Setup of run A:
==> flow/design.v (excerpt) <==
module apb_dut (
  input  wire        PSEL,
  input  wire        PENABLE,
  input  wire [31:0] PADDR,
  input  wire        PWRITE,
  input  wire [31:0] PWDATA,
  input  wire        PCLK,
  input  wire        PRESET,
  output reg  [31:0] PRDATA,
  output reg         PREADY,
  output reg         PSLVERR
);
  parameter IDLE   = 2'b00;
  parameter SETUP  = 2'b01;
  parameter ACCESS = 2'b10;
  reg [1:0] ps, ns;  
  reg [31:0] mem [31:0];  
  reg        mem_we;      
  always @(posedge PCLK) begin
    if (PRESET) begin
      ps <= IDLE;
    end else begin
      ps <= ns;
    end
  end
  always @(posedge PCLK) begin
    if (mem_we) begin
      mem[PADDR[4:0]] <= PWDATA;
    end
  end
  always @(*) begin
    ns      = ps;
    PREADY  = 1'b0;  
    PSLVERR = 1'b0;  
    mem_we  = 1'b0;
    PRDATA  = mem[PADDR[4:0]];
    case (ps)
      IDLE: begin
        if (PSEL == 1'b1 && PENABLE == 1'b0) begin
          ns = SETUP;
        end else begin
          ns = IDLE;
        end
      end
      SETUP: begin
        if (PSEL == 1'b1 && PENABLE == 1'b1) begin
          ns     = ACCESS;
          PREADY = 1'b1;  
          if (PADDR >= 32) begin  
            PSLVERR = 1'b1;
          end else begin
            if (PWRITE) begin
              mem_we = 1'b1;
            end
          end
        end else if (PSEL == 1'b1 && PENABLE == 1'b0) begin
          ns = SETUP;
        end else begin
          ns = IDLE;
        end
      end
      ACCESS: begin
        PREADY = 1'b1;  
        if (PADDR >= 32) begin
          PSLVERR = 1'b1;
        end
        if (PSEL == 1'b1 && PENABLE == 1'b0) begin
          ns = SETUP;
        end else if (PSEL == 1'b0 && PENABLE == 1'b0) begin
          ns = IDLE;
        end else begin
          ns = IDLE;
        end
      end
  ...
export LEC_CHECK = 0
export ABC_AREA = 1
export CAP_MARGIN = 25
export CORE_MARGIN = 5
export CORE_UTILIZATION = 38
export CTS_CLUSTER_DIAMETER = 115
export GPL_ROUTABILITY_DRIVEN = 0
export HOLD_SLACK_MARGIN = 0.24
export SLEW_MARGIN = 40
create_clock -name core_clock -period 4.2 [get_ports {PCLK}]
run.sh (not shown) runs the stock make flow with config.mk's settings and CLKGATE_MAP_FILE=.
Run A completed every stage of the flow, and the final layout passed the timing, DRC and antenna checks.
> inputs changed (run A -> run B)
- SLEW_MARGIN: 40 -> 20
- HOLD_SLACK_MARGIN: 0.24 -> unset
- SETUP_SLACK_MARGIN: unset -> 0.53
- ABC_AREA: 1 -> 0
- CAP_MARGIN: 25 -> 20
- PLACE_DENSITY: unset -> 0.4
- CTS_CLUSTER_DIAMETER: 115 -> 333
- CORE_MARGIN: 5 -> 2
- GPL_ROUTABILITY_DRIVEN: 0 -> unset
- CTS_CLUSTER_SIZE: unset -> 98
- CORE_UTILIZATION: 38 -> 72
- the clock period (ns, I/O delays scaled along): 4.2 -> 2.33
==> results <==
- Going from run A to run B, placed cell area shrank by a few percent.
- Delta(portion of the post-synthesis area used by sequential elements, run B - run A) > 0
- No final results exist for run B, since it was stopped by error DPL-0033 during global routing.
- Between run A and run B, the flow reports post-synthesis chip area from yosys decreasing by a little under 10%.
- In the metrics for run B and run A, the one carrying the lower cell count listed in synth_stat.txt is run B.
- Gate count after technology mapping shrinks by more than a quarter when moving from run A to run B.
- On placement-stage worst setup slack, the lower figure sits with run B, not run A.
Setup changes, run B to run C
- a deleted SETUP_SLACK_MARGIN that had been 0.53
- a deleted PLACE_DENSITY that had been 0.4
- a change of CORE_UTILIZATION from 72 to 34
- a deleted CTS_CLUSTER_DIAMETER that had been 333
- a deleted ABC_AREA that had been 0
- a deleted CTS_CLUSTER_SIZE that had been 98
- a change of the clock period (ns, I/O delays scaled along) from 2.33 to 4.19
Results
Run C was carried through to the last stage, and its layout satisfied the timing, DRC and antenna checks.
Count of state elements after synthesis came out exactly the same in run C and run B.
Die extent in x: run C vs run B up 110 um
What run B reported for number of gates resized after CTS has to be multiplied by 0.098 to get the figure for run C.
Run C falls short of run B in area enclosed by the die boundary.
NOTE: fraction of the core area occupied by cells at floorplan in run C falls short of that of run B
Compared to run B, run C has number of placed instances, taps included 757 higher.
The core area number comes out higher for run C vs run B.
Re deepest level of the CTS H-tree: run C is 2 up on run B.
Changes in run D relative to run C:
- changing CORE_UTILIZATION from 34 to 40
==> results <==
Run C completed end to end with timing, DRC and antenna clean.
Run D finished all stages; layout check result: FAIL, due to setup timing.
For run D, the beginning of the critical path was PADDR[3], unlike run C, where it was PADDR[0].
Taking run D over run C, the number of vias per cell ratio works out to 1.06.
Post-layout instance area (run D over run C): decrease, 150 um^2
Actual transition at the worst max-transition pin (run D over run C): increase, 0.0032 ns

* * *

== job 6946 ==
The RTL this note starts from:
==> flow/design.v <==
module apb_dut (
  input  wire        PSEL,
  input  wire        PENABLE,
  input  wire [31:0] PADDR,
  input  wire        PWRITE,
  input  wire [31:0] PWDATA,
  input  wire        PCLK,
  input  wire        PRESET,
  output reg  [31:0] PRDATA,
  output reg         PREADY,
  output reg         PSLVERR
);
  parameter IDLE   = 2'b00;
  parameter SETUP  = 2'b01;
  parameter ACCESS = 2'b10;
  reg [1:0] ps, ns;  
  reg [31:0] mem [31:0];  
  reg        mem_we;      
  always @(posedge PCLK) begin
    if (PRESET) begin
      ps <= IDLE;
    end else begin
      ps <= ns;
    end
  end
  always @(posedge PCLK) begin
    if (mem_we) begin
      mem[PADDR[4:0]] <= PWDATA;
    end
  end
  always @(*) begin
    ns      = ps;
    PREADY  = 1'b0;  
    PSLVERR = 1'b0;  
    mem_we  = 1'b0;
    PRDATA  = mem[PADDR[4:0]];
    case (ps)
      IDLE: begin
        if (PSEL == 1'b1 && PENABLE == 1'b0) begin
          ns = SETUP;
        end else begin
          ns = IDLE;
        end
      end
      SETUP: begin
        if (PSEL == 1'b1 && PENABLE == 1'b1) begin
          ns     = ACCESS;
          PREADY = 1'b1;  
          if (PADDR >= 32) begin  
            PSLVERR = 1'b1;
          end else begin
            if (PWRITE) begin
              mem_we = 1'b1;
            end
          end
        end else if (PSEL == 1'b1 && PENABLE == 1'b0) begin
          ns = SETUP;
        end else begin
          ns = IDLE;
        end
      end
      ACCESS: begin
        PREADY = 1'b1;  
        if (PADDR >= 32) begin
          PSLVERR = 1'b1;
        end
        if (PSEL == 1'b1 && PENABLE == 1'b0) begin
          ns = SETUP;
        end else if (PSEL == 1'b0 && PENABLE == 1'b0) begin
          ns = IDLE;
        end else begin
          ns = IDLE;
        end
      end
      default: ns = IDLE;
    endcase
  end
endmodule
==> flow/config.mk <==
export PLATFORM = sky130hd
export DESIGN_NAME = apb_dut
export DESIGN_NICKNAME = apb_dut
export VERILOG_FILES = /design/flow/design.v
export SDC_FILE = /design/flow/constraint.sdc
export NUM_CORES = 4
export LEC_CHECK = 0
export ABC_AREA = 0
export CAP_MARGIN = 20
export CORE_MARGIN = 2
export CORE_UTILIZATION = 72
export CTS_CLUSTER_DIAMETER = 204
export CTS_CLUSTER_SIZE = 47
export PLACE_DENSITY_LB_ADDON = 0.17
export SETUP_SLACK_MARGIN = 0.69
export SLEW_MARGIN = 20
==> flow/constraint.sdc <==
create_clock -name core_clock -period 2.33 [get_ports {PCLK}]
set_input_delay 0.4660 -clock core_clock [delete_from_list [all_inputs] [get_ports {PCLK}]]
set_output_delay 0.4660 -clock core_clock [all_outputs]
set_load 0.01 [all_outputs]
Job 6946 | ERROR | global routing
Here is what was changed in the inputs of job 9356 compared with job 6946.
- PLACE_DENSITY_LB_ADDON removed (was 0.17)
- CTS_CLUSTER_SIZE removed (was 47)
- CORE_UTILIZATION changed from 72 to 40
- CTS_CLUSTER_DIAMETER removed (was 204)
- ABC_AREA removed (was 0)
- SETUP_SLACK_MARGIN removed (was 0.69)
- the clock period (ns, I/O delays scaled along) changed from 2.33 to 4.2
Results
- Note that the core area recorded for job 6946 amounts to 0.56 times the value seen in job 9356.
- Job 9356: no failed stages, no open violations at the end
- Summary of job 9356 over job 6946: post-CTS setup buffer count saw a decrease; floorplan die area grew by about 80%; placer congestion estimate fell 7.0%.
- Re number of placed cells counting well taps: job 9356 and job 6946 aren't equal, and the higher value belongs to job 9356.
- Taking job 6946 as the reference point, the half-perimeter wire length of the detailed placement result of job 9356 rises by about 1.2%.
- On register share after synthesis, job 9356 and job 6946 are neck and neck.
- As far as number of cells produced by synthesis is concerned, job 6946 and job 9356 perform about the same.
Modified inputs, job 4036 compared to job 9356
- CTS_CLUSTER_DIAMETER newly set to 115
- HOLD_SLACK_MARGIN newly set to 0.24
- ABC_AREA newly set to 1
- CORE_MARGIN changed from 2 to 5
- GPL_ROUTABILITY_DRIVEN newly set to 1
- CORE_UTILIZATION changed from 40 to 38
- CAP_MARGIN changed from 20 to 35
- SLEW_MARGIN changed from 20 to 40
Findings:
Diff job 9356 -> job 4036: power shows an increase of 630 uW, area of the multi-input gates shows an increase of 32%.
From job 9356 to job 4036 the numbers moved as follows: largest voltage drop on the vdd net moved up; worst-case setup margin in the final layout increased by 0.10 ns relative to the old numbers.
Compared with job 9356, the detailed router inserted more vias in job 4036.
Relative to job 4036, the following input files were edited for job 964:
- SLEW_MARGIN changed from 40 to 20
- GPL_ROUTABILITY_DRIVEN removed (was 1)
- CORE_MARGIN changed from 5 to 2
- CORE_UTILIZATION changed from 38 to 60
- CAP_MARGIN changed from 35 to 20
- HOLD_SLACK_MARGIN removed (was 0.24)
- CTS_CLUSTER_DIAMETER removed (was 115)
- ABC_AREA removed (was 1)
- the clock period (ns, I/O delays scaled along) changed from 4.2 to 2.25
Results
- Job 4036 vs job 964, dominant combinational cell family by area after synthesis: simple AND/OR/NAND/NOR gates vs multiplexers
- The run showing the smaller non-clock buffer count is job 4036.
- Job 964 — post-route fraction of the period consumed by the critical path 21 points higher, job 4036 as reference
- Comparing job 964 and job 4036, setup slack of the most critical reg-to-reg path is higher on job 4036.
- On worst hold margin, job 964 does worse than job 4036.
- Lower post-layout utilization of the core goes to job 4036 over job 964.
- Slowest stage cell on the critical path: nor4_4 -> job 964, clkdlybuf4s50_1 -> job 4036
- Higher share of cell area taken by muxes after synthesis goes to job 964 over job 4036.
- Against job 4036, job 964 comes in 8.4% lower on static leakage power.
- Job 4036 vs job 964, startpoint of the most critical setup path: PADDR[2] vs PADDR[4]
- The final report for job 964 shows a completed flow and a layout that fails verification, specifically negative setup slack.
- What job 964 reported for via count of the routed design has to be multiplied by 1.2 to get the figure for job 4036.
Input-level comparison between job 9240 and job 964:
- SLEW_MARGIN now 40, was 20
- CAP_MARGIN now 5, was 20
- CORE_UTILIZATION now 38, was 60
- ABC_AREA now 1, previously not set
- CORE_MARGIN now 9, was 2
- CTS_CLUSTER_DIAMETER now 126, previously not set
- the clock period (ns, I/O delays scaled along) now 4.2, was 2.25
Of job 9240 and job 964, only job 964 fails to finish with a clean layout. Job 964 finished all stages; layout check result: FAIL, due to negative setup slack. Relative to job 964, the routed wire length of job 9240 is higher by 3.3%. Top metal layer carrying routed signals = met4: job 964; top metal layer carrying routed signals = met5: job 9240. Relative to job 964, the number of buffers added by the clock tree synthesis step of job 9240 is higher by 4.1%. Cmp job 9240 and job 964 / largest net degree at the start of global routing / higher: job 9240. Job 9240 against job 964: tally of non-filler cells in the final layout grew by 2,304, sequential cell fraction of total power shrank by 1.6 points.
## Diff of input files: job 1919 against job 9240
- an added SETUP_SLACK_MARGIN of 0.69
- a change of ABC_AREA from 1 to 0
- a change of CORE_UTILIZATION from 38 to 72
- a change of SLEW_MARGIN from 40 to 20
- a change of CTS_CLUSTER_DIAMETER from 126 to 204
- a change of CORE_MARGIN from 9 to 2
- an added CTS_CLUSTER_SIZE of 47
- a change of CAP_MARGIN from 5 to 20
- a change of the clock period (ns, I/O delays scaled along) from 4.2 to 2.33
### Flow results
- What ended job 1919 was a tool error in global routing; the run never finished.
- Status: count of flip-flops with a built-in enable after synthesis parity (job 1919, job 9240)
- Comparing job 9240 and job 1919, effective utilization at floorplan is lower on job 9240.
- Job 1919 vs. job 9240: area reported by Yosys stat moved down, complex-gate fraction of the synthesized area now larger, die area saw a decrease, mux share of post-synthesis cell area increased 13 points, portion of the post-synthesis area used by sequential elements now sits higher.
- Share of synthesized cell area in and, or, nand and nor gates (lower): job 1919
- Diff job 9240 -> job 1919: synthesized area fell 3400 um^2, unique cell type count in the Yosys netlist went up 11.
- Comparing job 9240 and job 1919, per-instance average area after synthesis is higher on job 1919.
Power is estimated from default activity; no workload was simulated.
